==> 07-18: inputs <==
## top
module top(
    input clk, rst,
    input [3:0] key_in,
    output [6:0] seg,
    output [7:0] sel,
    output reg [2:0] led, sel_led,
    output buz
);
    wire [2:0] key_val;
    localparam  S1 = 3'd1,
                S2 = 3'd2,
                S3 = 3'd3,
                S4 = 3'd4;
    key u_key(
        .clk(clk),
        .rst(rst),
        .key_in(key_in),
        .key_val(key_val)
    );
    reg [20:0] data_to_show;
    seg u_seg(
        .clk(clk),
        .rst(rst),
        .seg(seg),
        .sel(sel),
        .data(data_to_show)
    );
    wire [20:0] data_clock, data_stopwatch, data_timer;
    wire [2:0] led_clock, led_timer;
    wire [2:0] key_val_clock, key_val_stopwatch, key_val_timer;
    reg [1:0] current_state, next_state;
    localparam  CLOCK       = 2'b00,
                STOPWATCH   = 2'b01,
                TIMER       = 2'b11;
    assign key_val_clock = (current_state == CLOCK) ? key_val : 3'd0;
    assign key_val_stopwatch = (current_state == STOPWATCH) ? key_val : 3'd0;
    assign key_val_timer = (current_state == TIMER) ? key_val : 3'd0;
    clock u_clock (
        .clk(clk),
        .rst(rst),
        .key_val(key_val_clock),
        .data(data_clock),
        .led(led_clock)
    );
    stopwatch u_stopwatch (
        .clk(clk),
        .rst(rst),
        .key_val(key_val_stopwatch),
        .data(data_stopwatch)
    );
    timer u_timer (
        .clk(clk),
        .rst(rst),
        .key_val(key_val_timer),
        .data(data_timer),
  ...
export LEC_CHECK = 0
export ABC_AREA = 1
export CAP_MARGIN = 0
export CELL_PAD_IN_SITES_GLOBAL_PLACEMENT = 0
export CORE_MARGIN = 2
export CORE_UTILIZATION = 72
export CTS_CLUSTER_SIZE = 45
export HOLD_SLACK_MARGIN = 0.3
export MAX_ROUTING_LAYER = met5
export MIN_ROUTING_LAYER = met1
export PLACE_DENSITY_LB_ADDON = 0.07
export SETUP_SLACK_MARGIN = 1.38
export SLEW_MARGIN = 20
create_clock -name core_clock -period 4.72 [get_ports {clk}]
run.sh (not shown) runs the stock make flow with config.mk's settings and CLKGATE_MAP_FILE=.
==> 12-09: changes against 07-18 <==
Settings changed: ABC_AREA 1 to default, CORE_MARGIN 2 to 5, CORE_UTILIZATION 72 to 64, CTS_CLUSTER_SIZE 45 to 50, HOLD_SLACK_MARGIN 0.3 to 0.14, PLACE_DENSITY_LB_ADDON 0.07 to default, SETUP_SLACK_MARGIN 1.38 to 2.53.
==> flow/constraint.sdc (replaced) <==
create_clock -name core_clock -period 9.7 [get_ports {clk}]
set_input_delay 1.9400 -clock core_clock [delete_from_list [all_inputs] [get_ports {clk}]]
set_output_delay 1.9400 -clock core_clock [all_outputs]
set_load 0.01 [all_outputs]
==> results <==
| item | 12-09 | 07-18 |
|---|---|---|
| Core Area | 15100 um2 | 13100 um2 |
| Repair and plain buffers | 42 | 102 |
| Power Total | 0.00146 W | 0.00296 W |
| Die y size | 134 um | 120 um |
| Total setup buffers inserted after CTS | 1 | 31 |
| Met2 track demand over resource in global routing | 41.0% | 66.2% |
| Number of global-route vias before repair | 7673 | 9593 |
| Clock buffer cells | 18 | 23 |
| Area fraction in mux cells | 3.11% | 0% |
| Arr. time, crit path | 4.99 ns | 5.04 ns |
| Total Routed Length | 23000 um | 32500 um |
| Status | complete, no violations | finished with violations |
| Violated checks | - | negative setup slack |
| Register-to-register path setup slack | 6.33 ns | 1.57 ns |
| Cell area power density | 132 nW/um2 | 253 nW/um2 |

---

==> garnet <==
top again, from the RTL that the note above started with.
Settings: LEC_CHECK=0, CAP_MARGIN=0, CELL_PAD_IN_SITES_GLOBAL_PLACEMENT=0, CORE_MARGIN=5, CORE_UTILIZATION=70, CTS_CLUSTER_SIZE=39, HOLD_SLACK_MARGIN=0.14, MAX_ROUTING_LAYER=met5, MIN_ROUTING_LAYER=met1, SETUP_SLACK_MARGIN=2.55, SLEW_MARGIN=20; clock period 9.7 ns.
==> tundra (differences from garnet) <==
==> flow/config.mk (replaced) <==
export PLATFORM = sky130hd
export DESIGN_NAME = top
export DESIGN_NICKNAME = top
export VERILOG_FILES = /design/flow/design.v
export SDC_FILE = /design/flow/constraint.sdc
export NUM_CORES = 4
export LEC_CHECK = 0
export ABC_AREA = 1
export CAP_MARGIN = 0
export CELL_PAD_IN_SITES_GLOBAL_PLACEMENT = 0
export CORE_MARGIN = 2
export CORE_UTILIZATION = 72
export CTS_CLUSTER_DIAMETER = 314
export CTS_CLUSTER_SIZE = 17
export MAX_ROUTING_LAYER = met5
export MIN_ROUTING_LAYER = met1
export PLACE_DENSITY = 0.41
export SLEW_MARGIN = 20
==> flow/constraint.sdc (replaced) <==
create_clock -name core_clock -period 4.72 [get_ports {clk}]
set_input_delay 0.9440 -clock core_clock [delete_from_list [all_inputs] [get_ports {clk}]]
set_output_delay 0.9440 -clock core_clock [all_outputs]
set_load 0.01 [all_outputs]
==> sierra (differences from garnet) <==
==> flow/config.mk (replaced) <==
export PLATFORM = sky130hd
export DESIGN_NAME = top
export DESIGN_NICKNAME = top
export VERILOG_FILES = /design/flow/design.v
export SDC_FILE = /design/flow/constraint.sdc
export NUM_CORES = 4
export LEC_CHECK = 0
export CAP_MARGIN = 20
export CORE_MARGIN = 2
export CORE_UTILIZATION = 49
export SLEW_MARGIN = 20
==> flow/constraint.sdc (replaced) <==
create_clock -name core_clock -period 7.99 [get_ports {clk}]
set_input_delay 1.5980 -clock core_clock [delete_from_list [all_inputs] [get_ports {clk}]]
set_output_delay 1.5980 -clock core_clock [all_outputs]
set_load 0.01 [all_outputs]
==> results.cfg <==
; yosys + openroad results
[finish]
flop_area_mm2 = 0.00403

[yosys]
ys_sh_adder_pct = 5.61

[final_timing]
layout_worst_path_cycle_share_pct = 71.6
setup-violations-final = 0

[power]
clock_power_share_pct = 45.8

[setup_path]
r2r-start = u_stopwatch.data[15]

[clock_tree]
clk_latency_ns = 0.43
cts_resized = 12

[outcome]
status = complete, no violations
[end of results for garnet]
==> results.cfg <==
; yosys + openroad results
[outcome]
status = failed layout checks
so_faults = setup timing

[clock_tree]
clk_latency_ns = 0.44

[setup_path]
r2r-start = u_timer.current_state[0]

[final_timing]
setup-violations-final = 7
worst_slack_ns = -0.483
layout_worst_path_cycle_share_pct = 110

[finish]
flop_area_mm2 = 0.00402
[end of results for tundra]
==> results.cfg <==
; yosys + openroad results
[outcome]
status = complete, no violations

[yosys]
ys_sh_adder_pct = 5.61

[setup_path]
r2r-start = u_stopwatch.data[14]

[finish]
flop_area_mm2 = 0.00402

[power]
clock_power_share_pct = 47.1

[final_timing]
setup-violations-final = 0
layout_worst_path_cycle_share_pct = 93.2

[clock_tree]
clk_latency_ns = 0.43
[end of results for sierra]

---

==> onyx: inputs <==
Starting RTL as in the previous note.
clock: 10.0 ns
lec_check: 0
abc_area: 1
cap_margin: 20
core_margin: 2
core_utilization: 40
cts_cluster_diameter: 342
cts_cluster_size: 99
hold_slack_margin: -0.05
setup_slack_margin: 2.01
slew_margin: 20
tns_end_percent: 20
==> delta (differences from onyx) <==
==> flow/config.mk (replaced) <==
export PLATFORM = sky130hd
export DESIGN_NAME = top
export DESIGN_NICKNAME = top
export VERILOG_FILES = /design/flow/design.v
export SDC_FILE = /design/flow/constraint.sdc
export NUM_CORES = 4
export LEC_CHECK = 0
export CAP_MARGIN = 20
export CORE_MARGIN = 2
export CORE_UTILIZATION = 72
export SLEW_MARGIN = 20
==> flow/constraint.sdc (replaced) <==
create_clock -name core_clock -period 7.99 [get_ports {clk}]
set_input_delay 1.5980 -clock core_clock [delete_from_list [all_inputs] [get_ports {clk}]]
set_output_delay 1.5980 -clock core_clock [all_outputs]
set_load 0.01 [all_outputs]
==> violet (differences from onyx) <==
==> flow/config.mk (replaced) <==
export PLATFORM = sky130hd
export DESIGN_NAME = top
export DESIGN_NICKNAME = top
export VERILOG_FILES = /design/flow/design.v
export SDC_FILE = /design/flow/constraint.sdc
export NUM_CORES = 4
export LEC_CHECK = 0
export CAP_MARGIN = 20
export CORE_MARGIN = 2
export CORE_UTILIZATION = 40
export SLEW_MARGIN = 20
==> flow/constraint.sdc (replaced) <==
create_clock -name core_clock -period 7.99 [get_ports {clk}]
set_input_delay 1.5980 -clock core_clock [delete_from_list [all_inputs] [get_ports {clk}]]
set_output_delay 1.5980 -clock core_clock [all_outputs]
set_load 0.01 [all_outputs]
==> results <==
metric	violet	onyx	delta
Status	complete, no violations	complete, no violations	complete, no violations
Number of tap cells added at floorplan	324	319	176
Worst path arrival time	5.79 ns	4.73 ns	5.63 ns
Area share of buffers outside the clock network	2.842%	2.640%	2.921%
Amount of wire on met2 after detailed routing	10.06 mm	10.29 mm	10.75 mm
Distinct lib cells used	78	59	78
Part of the cycle the worst path needs	92.44%	67.33%	90.47%
Power consumption	1.676 mW	1.392 mW	1.703 mW
Fraction of power consumed by sequential logic	49.9%	47.9%	49.1%
Post-Layout Inst Area	0.01088 sq mm	0.01085 sq mm	0.01071 sq mm
Total met3 wirelength after detailed routing	887 microns	784 microns	1.415 mm
Die Span X	160.7 microns	159.3 microns	120.8 microns
Area added between synthesis and finish	10.74%	12.58%	9.046%
Required arrival time at the worst endpoint	6.39 ns	8.00 ns	6.39 ns
Fp_density	40.62%	40.95%	73.87%
CTS clk-pin slew, worst paths	0.07 ns	0.06 ns	0.06 ns

---

==> inputs of run G <==
Starting RTL as in the previous note.
make LEC_CHECK=0 ABC_AREA=1 CAP_MARGIN=0 CELL_PAD_IN_SITES_GLOBAL_PLACEMENT=0 CORE_MARGIN=2 CORE_UTILIZATION=72 CTS_CLUSTER_SIZE=45 HOLD_SLACK_MARGIN=-0.09 MAX_ROUTING_LAYER=met5 MIN_ROUTING_LAYER=met1 PLACE_DENSITY=0.43 SETUP_SLACK_MARGIN=-0.28 SLEW_MARGIN=20 finish   # period 4.72 ns
==> run Y: changes against run G <==
- ABC_AREA: 1 -> unset
- CELL_PAD_IN_SITES_GLOBAL_PLACEMENT: 0 -> unset
- CTS_CLUSTER_DIAMETER: unset -> 395
- CTS_CLUSTER_SIZE: 45 -> 98
- HOLD_SLACK_MARGIN: -0.09 -> unset
- MAX_ROUTING_LAYER: met5 -> unset
- MIN_ROUTING_LAYER: met1 -> unset
- PLACE_DENSITY: 0.43 -> unset
- SETUP_SLACK_MARGIN: -0.28 -> unset
==> flow/constraint.sdc (replaced) <==
create_clock -name core_clock -period 9.56 [get_ports {clk}]
set_input_delay 1.9120 -clock core_clock [delete_from_list [all_inputs] [get_ports {clk}]]
set_output_delay 1.9120 -clock core_clock [all_outputs]
set_load 0.01 [all_outputs]
==> run X: changes against run G <==
- ABC_AREA: 1 -> unset
- CTS_CLUSTER_SIZE: 45 -> 17
- HOLD_SLACK_MARGIN: -0.09 -> unset
- PLACE_DENSITY: 0.43 -> unset
- SETUP_SLACK_MARGIN: -0.28 -> unset
==> qor summary <==
                                                                        run Y                     run G                     run X
Leakage power of the design                                           4.67 nW                   5.33 nW                   5.46 nW
Max_slew headroom                                                       32.9%                     45.5%                     44.3%
Number of setup buffers added after CTS                                     0                         9                        22
Non-clock buffering overhead in the final layout                        2.84%                     6.89%                     12.1%
Non-filler cells in the finished layout                                 1,331                     1,554                     1,489
Global-route wire length before repair                              38,000 um                 39,500 um                 45,000 um
Post-Syn Instances                                                      1,140                     1,267                     1,140
Area occupied by registers                                      0.00402 sq mm             0.00402 sq mm             0.00403 sq mm
Part of the power in combinational logic                                 3.7%                      3.9%                      3.8%
Post-synthesis net count                                                1,190                     1,317                     1,190
Max power group                                             the clock network          sequential cells         the clock network
Tightest hold margin                                                 0.435 ns                  0.441 ns                  0.460 ns
Wire length per cell                                                  17.0 um                   17.0 um                   20.4 um
Outcome                                                        finished clean  finished with violations  finished with violations
Violated checks                                                             -      negative setup slack      negative setup slack
IR drop worst, VDD                                                   0.164 mV                  0.258 mV                  0.266 mV
Clock transition at the registers of the reported paths               0.07 ns                   0.06 ns                   0.07 ns
Met2 routed WL                                                      10,800 um                 12,900 um                 14,300 um
Critical R2R Launch                                      u_stopwatch.data[15]  u_timer.current_state[0]       u_stopwatch.data[3]

---

==> 08-27 <==
top again, from the RTL that the note above started with.
clock: 4.72 ns
lec_check: 0
abc_area: 0
cap_margin: 0
cell_pad_in_sites_global_placement: 0
core_margin: 2
core_utilization: 72
cts_cluster_diameter: 314
cts_cluster_size: 17
max_routing_layer: met5
min_routing_layer: met1
place_density_lb_addon: 0.04
setup_slack_margin: 1.35
slew_margin: 20
==> 06-08 (differences from 08-27) <==
- ABC_AREA: 0 -> not set
- CAP_MARGIN: 0 -> 20
- CELL_PAD_IN_SITES_GLOBAL_PLACEMENT: 0 -> not set
- CORE_UTILIZATION: 72 -> 56
- CTS_CLUSTER_DIAMETER: 314 -> not set
- CTS_CLUSTER_SIZE: 17 -> not set
- MAX_ROUTING_LAYER: met5 -> not set
- MIN_ROUTING_LAYER: met1 -> not set
- PLACE_DENSITY_LB_ADDON: 0.04 -> not set
- SETUP_SLACK_MARGIN: 1.35 -> not set
==> flow/constraint.sdc (replaced) <==
create_clock -name core_clock -period 8.76 [get_ports {clk}]
set_input_delay 1.7520 -clock core_clock [delete_from_list [all_inputs] [get_ports {clk}]]
set_output_delay 1.7520 -clock core_clock [all_outputs]
set_load 0.01 [all_outputs]
==> 12-28 (differences from 08-27) <==
- ABC_AREA: 0 -> not set
- CELL_PAD_IN_SITES_GLOBAL_PLACEMENT: 0 -> 1
- CORE_UTILIZATION: 72 -> 65
- CTS_CLUSTER_DIAMETER: 314 -> not set
- PLACE_DENSITY_LB_ADDON: 0.04 -> not set
- SETUP_SLACK_MARGIN: 1.35 -> not set
==> flow/constraint.sdc (replaced) <==
create_clock -name core_clock -period 5.68 [get_ports {clk}]
set_input_delay 1.1360 -clock core_clock [delete_from_list [all_inputs] [get_ports {clk}]]
set_output_delay 1.1360 -clock core_clock [all_outputs]
set_load 0.01 [all_outputs]
==> qor summary <==
| item | 08-27 | 12-28 | 06-08 |
|---|---|---|---|
| Final-layout non-clock buffer area share | 11.2% | 5.87% | 2.80% |
| Pre-CTS setup slack | -0.425 ns | 0.00718 ns | 1.81 ns |
| Post-CTS Setup Repair Bufs | 14 | 3 | 0 |
| Critical path launch point | - | u_seg.idx[1] | u_seg.idx[1] |
| Final standard cell count with taps included and fillers excluded | 1472 | 1389 | 1379 |
| Grt met2 use | 67.3% | 47.0% | 37.2% |
| Clock Skews | 0.0147 ns | 0.0121 ns | 0.0156 ns |
| Share of total power in combinational logic | 3.9% | 3.9% | 3.7% |
| Crit path top cell by count | sky130_fd_sc_hd__buf_4 | sky130_fd_sc_hd__buf_4 | sky130_fd_sc_hd__ha_1 |
| Result of the run | complete, but fails checks | timing/DRC/antenna clean | timing/DRC/antenna clean |
| Layout check failures | setup timing | - | - |
| Least-Margin Pin Slew | 0.864 ns | 0.732 ns | 1.00 ns |
| Post-layout period usage of the worst path | 116% | 97.8% | 85.1% |
| Unrepaired setup endpoints after global routing | yes | - | no |
| Site Rows | 42 | 44 | 48 |
| Setup ws final | -0.751 ns | 0.125 ns | 1.31 ns |
| Fill count | 583 | 1084 | 1512 |
| Worst path slowest cell | sky130_fd_sc_hd__a222oi_1 | sky130_fd_sc_hd__dfrtp_1 | sky130_fd_sc_hd__a31oi_1 |
| Routed wire length on met3 | 2360 µm | 1400 µm | 834 µm |
| Final Total Pwr | 2.91 mW | 2.38 mW | 1.57 mW |
| Seq power | 1.42 mW | 1.18 mW | 763 µW |
| Maximum vdd ir drop | 354 µV | 223 µV | 120 µV |

---

==> inputs of 01-03 <==
top again, from the RTL that the note above started with.
Settings: LEC_CHECK=0, ABC_AREA=1, CAP_MARGIN=20, CORE_ASPECT_RATIO=0.7, CORE_MARGIN=2, CORE_UTILIZATION=72, CTS_CLUSTER_DIAMETER=397, CTS_CLUSTER_SIZE=99, SLEW_MARGIN=20; clock period 4.56 ns.
==> 09-25 (differences from 01-03) <==
--- a/flow/config.mk
+++ b/flow/config.mk
@@ -9,7 +9,7 @@
 export CAP_MARGIN = 20
-export CORE_ASPECT_RATIO = 0.7
 export CORE_MARGIN = 2
 export CORE_UTILIZATION = 72
-export CTS_CLUSTER_DIAMETER = 397
+export CTS_CLUSTER_DIAMETER = 369
 export CTS_CLUSTER_SIZE = 99
-export SLEW_MARGIN = 20
+export SETUP_SLACK_MARGIN = -0.44
+export SLEW_MARGIN = 0
==> summary of the runs <==
- 01-03 ran to the end with violations: negative setup slack. 09-25 produced a layout that fails on negative setup slack.
- In 09-25 the fmax is higher than in 01-03, by about 9%.
- In 01-03 the register-to-register slack is lower than in 09-25, by 360 ps.
- Sequential share of layout area: 01-03 is lower than 09-25 (1.3 points).
- Critical path depth: 01-03 is lower than 09-25 (2).
- Clock power: 09-25 is larger than 01-03 (about 8%).
- Final area: 01-03 is larger than 09-25 (about 4%).
- First-iteration DRC count: 01-03 is higher than 09-25 (about 80%).
- In 09-25 the non-clock buffer count is lower than in 01-03, by 38.
- Synthesized area is the same in 09-25 and 01-03.
- Of 09-25 and 01-03, 09-25 has the higher total power (gap 3.7%, measured against 01-03).
No activity file was given, so power comes from the tool's default toggle rates.
